==> job 6951: inputs <==
==> flow/design.v <==
module matrix_mul(
    input wire clk,
    input wire reset,
    input wire start,
    input wire [8:0][7:0] matrix_a,
    input wire [8:0][7:0] matrix_b,
    output reg [8:0][15:0] result,
    output reg done
);
reg [3:0] state;
reg [3:0] i, j, k;
reg [15:0] sum;
localparam IDLE = 4'd0, MULTIPLY = 4'd1, DONE = 4'd2;
always @(posedge clk or posedge reset) begin
    if (reset) begin
        state <= IDLE;
        done <= 0;
        i <= 0;
        j <= 0;
        k <= 0;
        sum <= 0;
    end else begin
        case (state)
            IDLE: begin
                if (start) begin
                    state <= MULTIPLY;
                    i <= 0;
                    j <= 0;
                    k <= 0;
                    sum <= 0;
                    done <= 0;
                end
            end
            MULTIPLY: begin
                if (k == 3) begin
                    result[i*3 + j] <= sum;
                    sum <= 0;
                    k <= 0;
                    if (j == 2) begin
                        j <= 0;
                        if (i == 2) begin
                            state <= DONE;
                        end else begin
                            i <= i + 1;
                        end
                    end else begin
                        j <= j + 1;
                    end
                end else begin
                    sum <= sum + matrix_a[i*3 + k] * matrix_b[k*3 + j];
                    k <= k + 1;
                end
            end
            DONE: begin
                done <= 1;
                state <= IDLE;
            end
        endcase
    end
end
endmodule
==> flow/run.sh <==
#!/bin/bash
# the make line also repeats each setting of config.mk as NAME=value (left out here)
make -C /OpenROAD-flow-scripts/flow DESIGN_CONFIG=/design/flow/config.mk WORK_HOME=/design/flow/orfs CLKGATE_MAP_FILE= finish
==> flow/config.mk <==
export PLATFORM = sky130hd
export DESIGN_NAME = matrix_mul
export DESIGN_NICKNAME = matrix_mul
export VERILOG_FILES = /design/flow/design.v
export SDC_FILE = /design/flow/constraint.sdc
export NUM_CORES = 4
export LEC_CHECK = 0
export ABC_AREA = 1
export CAP_MARGIN = 25
export CELL_PAD_IN_SITES_DETAIL_PLACEMENT = 2
export CELL_PAD_IN_SITES_GLOBAL_PLACEMENT = 1
export CORE_ASPECT_RATIO = 0.5
export CORE_MARGIN = 8
export CORE_UTILIZATION = 20
export GPL_ROUTABILITY_DRIVEN = 0
export GPL_TIMING_DRIVEN = 0
export HOLD_SLACK_MARGIN = 0.17
export MAX_ROUTING_LAYER = met5
export MIN_ROUTING_LAYER = met2
export PLACE_DENSITY_LB_ADDON = 0.28
export SETUP_SLACK_MARGIN = 0.48
export SLEW_MARGIN = 10
export TNS_END_PERCENT = 70
==> flow/constraint.sdc <==
create_clock -name core_clock -period 5.76 [get_ports {clk}]
set_input_delay 1.1520 -clock core_clock [delete_from_list [all_inputs] [get_ports {clk}]]
set_output_delay 1.1520 -clock core_clock [all_outputs]
set_load 0.01 [all_outputs]
==> inputs of job 1696, as changes to job 6951 <==
==> flow/config.mk (replaced) <==
export PLATFORM = sky130hd
export DESIGN_NAME = matrix_mul
export DESIGN_NICKNAME = matrix_mul
export VERILOG_FILES = /design/flow/design.v
export SDC_FILE = /design/flow/constraint.sdc
export NUM_CORES = 4
export LEC_CHECK = 0
export CAP_MARGIN = 20
export CORE_MARGIN = 2
export CORE_UTILIZATION = 59
export SETUP_SLACK_MARGIN = -0.35
export SLEW_MARGIN = 20
export TNS_END_PERCENT = 5
==> flow/constraint.sdc (replaced) <==
create_clock -name core_clock -period 4.39 [get_ports {clk}]
set_input_delay 0.8780 -clock core_clock [delete_from_list [all_inputs] [get_ports {clk}]]
set_output_delay 0.8780 -clock core_clock [all_outputs]
set_load 0.01 [all_outputs]
==> notes.md <==
The following summarizes the physical implementation.

Status
The flow ran to the end, but the layout failed its checks. The checks that failed: negative setup slack.

Placed design
The worst setup timing slack at the placement stage is -2.24 ns. The total half-perimeter wirelength after legalization and detailed placement is 25.7 mm.

STA
Per the finish-stage timing summary, setup violations number 24. In the post-route analysis, the smallest setup slack over all paths is -2.18 ns.

Cells and area
Of all the cell area in the finished design, non-clock buffers hold 24.3%.

Clocking
Gates resized during post-CTS repair numbered 32.
the above is filed under job 1696

==> notes.md <==
The following summarizes the physical implementation.

STA
The least setup slack across all paths after layout is -0.685 ns. Per the finish-stage timing summary, setup violations number 11.

Status
The flow ran to the end, but the layout failed its checks. The checks that failed: negative setup slack.

Clocking
The report lists the number of cells resized after CTS as 164.
the above is filed under job 6951


========
==> inputs of indigo <==
// matrix_mul: RTL as listed in full above, without the edits since
Settings: LEC_CHECK=0, CAP_MARGIN=0, CELL_PAD_IN_SITES_GLOBAL_PLACEMENT=0, CORE_MARGIN=8, CORE_UTILIZATION=40, CTS_CLUSTER_DIAMETER=31, SETUP_SLACK_MARGIN=1.51, SLEW_MARGIN=15; clock period 10.0 ns.
run.sh (not shown) runs the stock make flow with config.mk's settings and CLKGATE_MAP_FILE=.
==> inputs of maple, as changes to indigo <==
--- a/flow/config.mk
+++ b/flow/config.mk
@@ -7,4 +7,4 @@
 export LEC_CHECK = 0
-export CAP_MARGIN = 0
-export CELL_PAD_IN_SITES_GLOBAL_PLACEMENT = 0
+export CAP_MARGIN = 20
+export CELL_PAD_IN_SITES_GLOBAL_PLACEMENT = 2
 export CORE_MARGIN = 8
@@ -12,3 +12,3 @@
 export CTS_CLUSTER_DIAMETER = 31
-export SETUP_SLACK_MARGIN = 1.51
+export SETUP_SLACK_MARGIN = 2.41
 export SLEW_MARGIN = 15
==> out/qor.yml <==
status: "complete, no violations"
vias: 8467
met3_wirelength_um: 2250
period_needed_ns: 7.30
stdcell_area_um2: 16200
regArea_um2: 5130
grt_util_met3: 0.0421
comb_area_frac: 0.405
num-fill-cells: 2681
use_met2: 0.328
cp.arrival_ns: 7.61
grt_pass1_vias: 8921
-- figures above: maple

==> out/qor.yml <==
status: "complete, no violations"
met3_wirelength_um: 1560
num-fill-cells: 2663
stdcell_area_um2: 16000
grt_util_met3: 0.0298
comb_area_frac: 0.404
cp.arrival_ns: 8.20
-- figures above: indigo


========
==> inputs of trial 75 <==
Starts from the design.v that is shown in full above.
==> flow/config.mk <==
export PLATFORM = sky130hd
export DESIGN_NAME = matrix_mul
export DESIGN_NICKNAME = matrix_mul
export VERILOG_FILES = /design/flow/design.v
export SDC_FILE = /design/flow/constraint.sdc
export NUM_CORES = 4
export LEC_CHECK = 0
export ABC_AREA = 1
export CAP_MARGIN = 20
export CORE_ASPECT_RATIO = 0.69
export CORE_MARGIN = 2
export CORE_UTILIZATION = 72
export CTS_CLUSTER_DIAMETER = 393
export CTS_CLUSTER_SIZE = 98
export PLACE_DENSITY = 0.6
export SLEW_MARGIN = 20
==> flow/constraint.sdc <==
create_clock -name core_clock -period 6.9 [get_ports {clk}]
set_input_delay 1.3800 -clock core_clock [delete_from_list [all_inputs] [get_ports {clk}]]
set_output_delay 1.3800 -clock core_clock [all_outputs]
set_load 0.01 [all_outputs]
==> trial 92 (differences from trial 75) <==
ABC_AREA = unset   (was 1)
CELL_PAD_IN_SITES_GLOBAL_PLACEMENT = 0   (was unset)
CORE_ASPECT_RATIO = 0.5   (was 0.69)
CORE_UTILIZATION = 32   (was 72)
CTS_CLUSTER_DIAMETER = unset   (was 393)
CTS_CLUSTER_SIZE = unset   (was 98)
GPL_TIMING_DRIVEN = 0   (was unset)
MAX_ROUTING_LAYER = met5   (was unset)
PLACE_DENSITY = 0.41   (was 0.6)
SETUP_SLACK_MARGIN = 1.09   (was unset)
==> flow/constraint.sdc (replaced) <==
create_clock -name core_clock -period 4.44 [get_ports {clk}]
set_input_delay 0.8880 -clock core_clock [delete_from_list [all_inputs] [get_ports {clk}]]
set_output_delay 0.8880 -clock core_clock [all_outputs]
set_load 0.01 [all_outputs]
==> comparison <==
Against trial 75, the area after synthesis of trial 92 is smaller by about 4%.
Trial 92 reached the layout checks and failed them: setup timing. Trial 75 never finished: it broke off in global routing (5_1_grt) with GRT-0232.
Of trial 75 and trial 92, trial 92 has the higher die size (gap about 50%, measured against trial 92).
Of trial 75 and trial 92, trial 75 has the higher synthesized cell count (gap 51%, measured against trial 92).
==> figures <==
| metric | trial 75 | trial 92 |
|---|---|---|
| Placement row count | 40 | 50 |
| Fp util | 0.734 | 0.326 |
| Post-Syn Instances | 1453 | 964 |
| Most frequent cell after synthesis | nand2_1 | edfxtp_1 |
| Fraction of the mapped netlist area in simple logic gates | 0.249 | 0.0812 |
| Dpl ws | -0.114 ns | -2.86 ns |
| Area of the core | 17400 um2 | 37500 um2 |
| Adder Share, Synth | 0.149 | 0.156 |
| Dpl hpwl | 30800 um | 28500 um |
| Synth Area in Compound Gates | 0.111 | 0.0617 |
| Yosys cell types | 50 | 64 |
| Number of cells in the design after placement | 1941 | 1760 |
| Cell total in the yosys stat output | 1453 | 964 |
| MUX area fraction | 0 | 0.213 |
| Xor+xnor area frac | 0.0101 | 0.0178 |
| Floorplan net count | 1718 | 1229 |
| Run status | stopped before the end | failed layout checks |
| Stage where the flow stopped | global routing (5_1_grt) | - |
| Layout check failures | - | setup timing |
| Die extent in x | 164 um | 280 um |
| Dominant cell area share | 0.339 | 0.354 |
| Setup repair bufs after CTS | 2 | 63 |
| CTS-repair resized insts | 18 | 145 |
| Overall die height | 115 um | 142 um |
| Syn avg cell area | 8.78 um2 | 12.7 um2 |

========
==> v31 <==
// matrix_mul: RTL as listed in full above, without the edits since
export LEC_CHECK = 0
export CAP_MARGIN = 20
export CORE_MARGIN = 2
export CORE_UTILIZATION = 40
export PLACE_DENSITY = 0.6
export SLEW_MARGIN = 20
create_clock -name core_clock -period 10.0 [get_ports {clk}]
==> v26: changes against v31 <==
- CORE_UTILIZATION: 40 -> 68
- CTS_CLUSTER_DIAMETER: unset -> 180
- CTS_CLUSTER_SIZE: unset -> 37
- TNS_END_PERCENT: unset -> 5
==> flow/constraint.sdc (replaced) <==
create_clock -name core_clock -period 6.76 [get_ports {clk}]
set_input_delay 1.3520 -clock core_clock [delete_from_list [all_inputs] [get_ports {clk}]]
set_output_delay 1.3520 -clock core_clock [all_outputs]
set_load 0.01 [all_outputs]
==> results <==
Outcome: v26 finished with violations; v31 timing/DRC/antenna clean
Violated checks: v26 setup timing; v31 -
Slew of the pin with the lowest slew margin: v26 1.43 ns; v31 1.06 ns
Initial standard-cell utilization of the core: v26 68.7%; v31 40.9%
Slack of the critical path: v26 -0.799 ns; v31 2.24 ns
Area occupied by registers: v26 5130 µm²; v31 5130 µm²
Endpoint, Worst Hold: v26 result[43]; v31 state[0]
Slowest stage delay, CP: v26 0.68 ns; v31 1.07 ns
Count of cells along the worst register-to-register path: v26 29; v31 22
Met3 layer usage reported by global route: v26 10.5%; v31 3.39%
Hold path startpoint: v26 result[43]; v31 state[1]
Global Route met2 Usage: v26 81.0%; v31 34.3%

========
==> v21 <==
// matrix_mul: RTL as listed in full above, without the edits since
clock: 5.76 ns
lec_check: 0
abc_area: 1
cap_margin: 20
cell_pad_in_sites_detail_placement: 2
cell_pad_in_sites_global_placement: 0
core_aspect_ratio: 0.5
core_margin: 8
core_utilization: 20
gpl_routability_driven: 0
gpl_timing_driven: 0
hold_slack_margin: 0.17
max_routing_layer: met5
min_routing_layer: met2
place_density_lb_addon: 0.28
setup_slack_margin: 0.48
slew_margin: 10
==> v39 (differences from v21) <==
==> flow/config.mk (replaced) <==
export PLATFORM = sky130hd
export DESIGN_NAME = matrix_mul
export DESIGN_NICKNAME = matrix_mul
export VERILOG_FILES = /design/flow/design.v
export SDC_FILE = /design/flow/constraint.sdc
export NUM_CORES = 4
export LEC_CHECK = 0
export CAP_MARGIN = 20
export CORE_MARGIN = 2
export CORE_UTILIZATION = 60
export CTS_CLUSTER_DIAMETER = 180
export PLACE_DENSITY = 0.6
export SLEW_MARGIN = 20
export TNS_END_PERCENT = 5
==> flow/constraint.sdc (replaced) <==
create_clock -name core_clock -period 4.39 [get_ports {clk}]
set_input_delay 0.8780 -clock core_clock [delete_from_list [all_inputs] [get_ports {clk}]]
set_output_delay 0.8780 -clock core_clock [all_outputs]
set_load 0.01 [all_outputs]
==> v18 (differences from v21) <==
==> flow/config.mk (replaced) <==
export PLATFORM = sky130hd
export DESIGN_NAME = matrix_mul
export DESIGN_NICKNAME = matrix_mul
export VERILOG_FILES = /design/flow/design.v
export SDC_FILE = /design/flow/constraint.sdc
export NUM_CORES = 4
export LEC_CHECK = 0
export CAP_MARGIN = 20
export CELL_PAD_IN_SITES_GLOBAL_PLACEMENT = 0
export CORE_ASPECT_RATIO = 0.5
export CORE_MARGIN = 2
export CORE_UTILIZATION = 58
export GPL_TIMING_DRIVEN = 1
export MAX_ROUTING_LAYER = met5
export PLACE_DENSITY = 0.41
export SETUP_SLACK_MARGIN = -0.34
export SLEW_MARGIN = 20
export TNS_END_PERCENT = 5
==> flow/constraint.sdc (replaced) <==
create_clock -name core_clock -period 4.44 [get_ports {clk}]
set_input_delay 0.8880 -clock core_clock [delete_from_list [all_inputs] [get_ports {clk}]]
set_output_delay 0.8880 -clock core_clock [all_outputs]
set_load 0.01 [all_outputs]
==> v34 (differences from v21) <==
==> flow/config.mk (replaced) <==
export PLATFORM = sky130hd
export DESIGN_NAME = matrix_mul
export DESIGN_NICKNAME = matrix_mul
export VERILOG_FILES = /design/flow/design.v
export SDC_FILE = /design/flow/constraint.sdc
export NUM_CORES = 4
export LEC_CHECK = 0
export CAP_MARGIN = 5
export CELL_PAD_IN_SITES_DETAIL_PLACEMENT = 2
export CELL_PAD_IN_SITES_GLOBAL_PLACEMENT = 0
export CORE_ASPECT_RATIO = 1.14
export CORE_MARGIN = 8
export CORE_UTILIZATION = 71
export CTS_CLUSTER_DIAMETER = 163
export CTS_CLUSTER_SIZE = 87
export SETUP_SLACK_MARGIN = 1.51
export SLEW_MARGIN = 15
export TNS_END_PERCENT = 65
==> flow/constraint.sdc (replaced) <==
create_clock -name core_clock -period 10.0 [get_ports {clk}]
set_input_delay 2.0000 -clock core_clock [delete_from_list [all_inputs] [get_ports {clk}]]
set_output_delay 2.0000 -clock core_clock [all_outputs]
set_load 0.01 [all_outputs]
==> ci_impl_report.md <==
## Implementation flow summary

| Metric | Value |
|---|---|
| Wire length per cell | `25.1 um` |
| Status | `finished with violations` |
| Setup-failing EPs final | `99` |
| Worst setup margin | `-2370 ps` |
| Failed Checks | `negative setup slack` |
the above is filed under v18

==> ci_impl_report.md <==
### Flow metrics

| Metric | Value |
|---|---|
| Sequential share of the synthesized area | `42.0%` |
| Failed at | `detailed placement` |
| Tool Error | `Error: detail_place.tcl, 38 bad optional access` |
| Floorplan Nets | `1,229` |
| Synth Instances | `964` |
| Cell count in the Yosys report | `964` |
| Status | `aborted with a tool error` |
the above is filed under v34

==> ci_impl_report.md <==
## Implementation flow summary

| Metric | Value |
|---|---|
| Setup-failing EPs final | `12` |
| Status | `finished with violations` |
| Failed Checks | `negative setup slack` |
| Worst setup margin | `-1060 ps` |
the above is filed under v21

==> ci_impl_report.md <==
## Implementation flow summary

| Metric | Value |
|---|---|
| Status | `finished with violations` |
| Failed Checks | `negative setup slack` |
| Worst setup margin | `-2170 ps` |
| Wire length per cell | `21.3 um` |
| Setup-failing EPs final | `14` |
the above is filed under v39


========
==> job 306 <==
RTL: the design.v shown in full above, as it stands there.
Settings: LEC_CHECK=0, CAP_MARGIN=20, CELL_PAD_IN_SITES_GLOBAL_PLACEMENT=0, CORE_ASPECT_RATIO=0.86, CORE_MARGIN=2, CORE_UTILIZATION=61, GPL_TIMING_DRIVEN=1, MAX_ROUTING_LAYER=met4, SLEW_MARGIN=20, TNS_END_PERCENT=5; clock period 4.67 ns.
==> job 2499 (differences from job 306) <==
==> flow/config.mk (replaced) <==
export PLATFORM = sky130hd
export DESIGN_NAME = matrix_mul
export DESIGN_NICKNAME = matrix_mul
export VERILOG_FILES = /design/flow/design.v
export SDC_FILE = /design/flow/constraint.sdc
export NUM_CORES = 4
export LEC_CHECK = 0
export CAP_MARGIN = 20
export CORE_MARGIN = 2
export CORE_UTILIZATION = 37
export PLACE_DENSITY = 0.6
export SLEW_MARGIN = 20
==> flow/constraint.sdc (replaced) <==
create_clock -name core_clock -period 7.91 [get_ports {clk}]
set_input_delay 1.5820 -clock core_clock [delete_from_list [all_inputs] [get_ports {clk}]]
set_output_delay 1.5820 -clock core_clock [all_outputs]
set_load 0.01 [all_outputs]
==> job 6249 (differences from job 306) <==
==> flow/config.mk (replaced) <==
export PLATFORM = sky130hd
export DESIGN_NAME = matrix_mul
export DESIGN_NICKNAME = matrix_mul
export VERILOG_FILES = /design/flow/design.v
export SDC_FILE = /design/flow/constraint.sdc
export NUM_CORES = 4
export LEC_CHECK = 0
export CAP_MARGIN = 20
export CORE_MARGIN = 2
export CORE_UTILIZATION = 66
export CTS_CLUSTER_DIAMETER = 231
export SLEW_MARGIN = 20
==> flow/constraint.sdc (replaced) <==
create_clock -name core_clock -period 6.3 [get_ports {clk}]
set_input_delay 1.2600 -clock core_clock [delete_from_list [all_inputs] [get_ports {clk}]]
set_output_delay 1.2600 -clock core_clock [all_outputs]
set_load 0.01 [all_outputs]
==> flow_metrics.rpt <==
FLOW METRICS REPORT
----------------------------------------------------
[Placed design]
  Placed Cells incl. Taps ........................ 1,660
  Half-perimeter wire length of the detailed placement result ........................ 24,700 um
  Setup WS pre-CTS ........................ 0.442 ns

[Finish]
  Combinational Gates ........................ 643
  Area Overhead vs Synth ........................ 32.6%
  Flop area ........................ 0.00513 mm2

[STA]
  Setup repair after global routing missed its margin ........................ no
  Ratio of final minimum period to clock period ........................ 0.941

[Min path]
  Startpoint of the most critical hold path ........................ state[1]$_DFF_PP0_

[Routing]
  Highest metal layer used by the detailed router ........................ met4
  Number of design-rule violations left by the first detailed-router iteration ........................ 565

[Setup path]
  Category of the worst setup path capture point ........................ flop
  Cell family with the largest share of critical-path delay ........................ adder cells
  Number of logic stages on the critical path including buffering ........................ 23

[Run status]
  Status ........................ timing/DRC/antenna clean

[Run]
  Max-cap violation count ........................ 0

----------------------------------------------------
Source of the figures above: job 2499

==> flow_metrics.rpt <==
PHYSICAL IMPLEMENTATION REPORT
----------------------------------------------------
[Floorplan]
  Die boundary height ........................ 140 um

[GRT]
  M3 GR Usage ........................ 0.451
  Routing usage on met2 ........................ 0.901

[Logic synthesis]
  Xor/xnor share of the synthesized area ........................ 0.0178
  Multiplexer fraction of the synthesized cell area ........................ 0.213
  Predominant post-synthesis flop cell ........................ sky130_fd_sc_hd__edfxtp_1
  Synthesized chip area reported by yosys ........................ 0.0122 mm2
  Cell count in the Yosys report ........................ 964
  Register bit total from synthesis ........................ 176
  Syn Area/Cell ........................ 12.7 um2
  Cell area leaders ........................ sky130_fd_sc_hd__edfxtp_1, sky130_fd_sc_hd__fa_1, sky130_fd_sc_hd__mux2_2

[Run status]
  Status ........................ did not finish
  Last flow stage reached ........................ 5_1_grt
  Error that halted the flow ........................ [ERROR GRT-0232] Routing congestion too high. Check the congestion heatmap in the GUI.

[Placed design]
  Placed Cells incl. Taps ........................ 1,530
  IO buf count ........................ 291
  Setup WS pre-CTS ........................ -0.525 ns
  Half-perimeter wire length of the detailed placement result ........................ 27,500 um

[Clock tree]
  Max Buffers Root-to-Sink ........................ 2

----------------------------------------------------
Source of the figures above: job 6249

==> flow_metrics.rpt <==
FLOW METRICS REPORT
----------------------------------------------------
[Routing]
  Number of design-rule violations left by the first detailed-router iteration ........................ 955

[Finish]
  Combinational Gates ........................ 643
  Area Overhead vs Synth ........................ 43.4%

[Placed design]
  Setup WS pre-CTS ........................ -2.07 ns
  Half-perimeter wire length of the detailed placement result ........................ 26,100 um
  Placed Cells incl. Taps ........................ 1,614

[GRT]
  M3 GR Usage ........................ 0.0713

[Run]
  Max-cap violation count ........................ 0

[Setup path]
  Category of the worst setup path capture point ........................ flop
  Cell family with the largest share of critical-path delay ........................ adder cells

[STA]
  Setup repair after global routing missed its margin ........................ yes
  Finish-stage setup viols ........................ 13
  Final setup slack of the worst path ........................ -2.26 ns

[Run status]
  Status ........................ complete, but fails checks
  Causes of the layout check failure .................... negative setup slack

[Logic synthesis]
  Number of enable flip-flop cells ........................ 144

----------------------------------------------------
Source of the figures above: job 306

